==> flow/design.v <==
module ALU_STAGE (
  input clock_in,
  input [31:0] a_in,
  input [31:0] b_in,
  input [3:0] uop_in,
  output [31:0] result_out
);
reg [31:0] a_q;
reg [31:0] b_q;
reg [3:0] uop_q;
reg [31:0] result_q;
wire [31:0] alu_result;
ALU #(.DATA_WIDTH(32)) alu0 (
  .a_data_in(a_q),
  .b_data_in(b_q),
  .uop_in(uop_q),
  .result_out(alu_result)
);
always @(posedge clock_in) begin
  a_q <= a_in;
  b_q <= b_in;
  uop_q <= uop_in;
  result_q <= alu_result;
end
assign result_out = result_q;
endmodule

module ALU
  #(parameter DATA_WIDTH = 32)(
    input [DATA_WIDTH-1:0]  a_data_in,  
    input [DATA_WIDTH-1:0]  b_data_in,  
    input [3:0]             uop_in,
    output reg [DATA_WIDTH-1:0] result_out
);
always@(*) begin
  case(uop_in)
    4'b0000: result_out = a_data_in + b_data_in;
    4'b0001: result_out = a_data_in - b_data_in;
    4'b0010: result_out = a_data_in|b_data_in;
    4'b0011: result_out = a_data_in&b_data_in;
    4'b0100: result_out = a_data_in^b_data_in;
    4'b1000: result_out = a_data_in;
    4'b1001: result_out = b_data_in;
    4'b1010: result_out = ($signed(a_data_in)<$signed(b_data_in))?32'd1:32'd0;
    4'b1011: result_out = (a_data_in<b_data_in)?32'd1:32'd0;
    4'b1101: result_out = $signed(a_data_in) >>> b_data_in[4:0];
    4'b1110: result_out = a_data_in >> b_data_in[4:0];
    4'b1111: result_out = a_data_in << b_data_in[4:0];
    default: result_out = 32'h00000000;
  endcase
end
endmodule
make LEC_CHECK=0 ABC_AREA=0 CAP_MARGIN=35 CELL_PAD_IN_SITES_DETAIL_PLACEMENT=2 CORE_ASPECT_RATIO=1.36 CORE_MARGIN=10 CORE_UTILIZATION=44 CTS_CLUSTER_SIZE=86 GPL_ROUTABILITY_DRIVEN=0 MIN_ROUTING_LAYER=met2 PLACE_DENSITY_LB_ADDON=0.15 SETUP_SLACK_MARGIN=0.14 SLEW_MARGIN=30 TNS_END_PERCENT=45 finish   # period 2.14 ns
run.sh (not shown) runs the stock make flow with config.mk's settings and CLKGATE_MAP_FILE=.
The first run aborted during detailed placement.
Change:
==> flow/config.mk (replaced) <==
export PLATFORM = sky130hd
export DESIGN_NAME = ALU_STAGE
export DESIGN_NICKNAME = ALU_STAGE
export VERILOG_FILES = /design/flow/design.v
export SDC_FILE = /design/flow/constraint.sdc
export NUM_CORES = 4
export LEC_CHECK = 0
export CAP_MARGIN = 20
export CORE_MARGIN = 2
export CORE_UTILIZATION = 9
export SLEW_MARGIN = 20
==> flow/constraint.sdc (replaced) <==
create_clock -name core_clock -period 4.67 [get_ports {clock_in}]
set_input_delay 0.9340 -clock core_clock [delete_from_list [all_inputs] [get_ports {clock_in}]]
set_output_delay 0.9340 -clock core_clock [all_outputs]
set_load 0.01 [all_outputs]
Now the flow completed without violations.
Die area went up to 3.9 times its value.
Synthesized cell count does not change.
Synthesized area does not change.
Change:
--- a/flow/config.mk
+++ b/flow/config.mk
@@ -10 +10,2 @@
-export CORE_UTILIZATION = 9
+export CORE_UTILIZATION = 65
+export CTS_CLUSTER_DIAMETER = 27
==> flow/constraint.sdc (replaced) <==
create_clock -name core_clock -period 3.12 [get_ports {clock_in}]
set_input_delay 0.6240 -clock core_clock [delete_from_list [all_inputs] [get_ports {clock_in}]]
set_output_delay 0.6240 -clock core_clock [all_outputs]
set_load 0.01 [all_outputs]
Outcome:
- The new run ran to the end with violations: negative setup slack
- wire length falls by about 20%
- via count rose by 13%
- final area falls by about 3%
- combinational power goes up by about 70%
- die size came out lower by 86%
- worst setup slack degrades by 0.86 ns
- area after synthesis is unchanged
- sequential power rises by 45%
- total power rises by about 56%
- fmax rises by 22%
Change:
--- a/flow/config.mk
+++ b/flow/config.mk
@@ -8 +8 @@
-export CAP_MARGIN = 20
+export CAP_MARGIN = 35
@@ -10,2 +10,3 @@
-export CORE_UTILIZATION = 65
-export CTS_CLUSTER_DIAMETER = 27
+export CORE_UTILIZATION = 68
+export CTS_CLUSTER_DIAMETER = 244
+export CTS_CLUSTER_SIZE = 52
==> flow/constraint.sdc (replaced) <==
create_clock -name core_clock -period 2.6 [get_ports {clock_in}]
set_input_delay 0.5200 -clock core_clock [delete_from_list [all_inputs] [get_ports {clock_in}]]
set_output_delay 0.5200 -clock core_clock [all_outputs]
set_load 0.01 [all_outputs]
Effect: This time the run ended with an error in global routing; synthesized area is unchanged; die area decreases by 4.3%; synthesized cell count is unchanged.
Power and IR drop assume default switching activity.
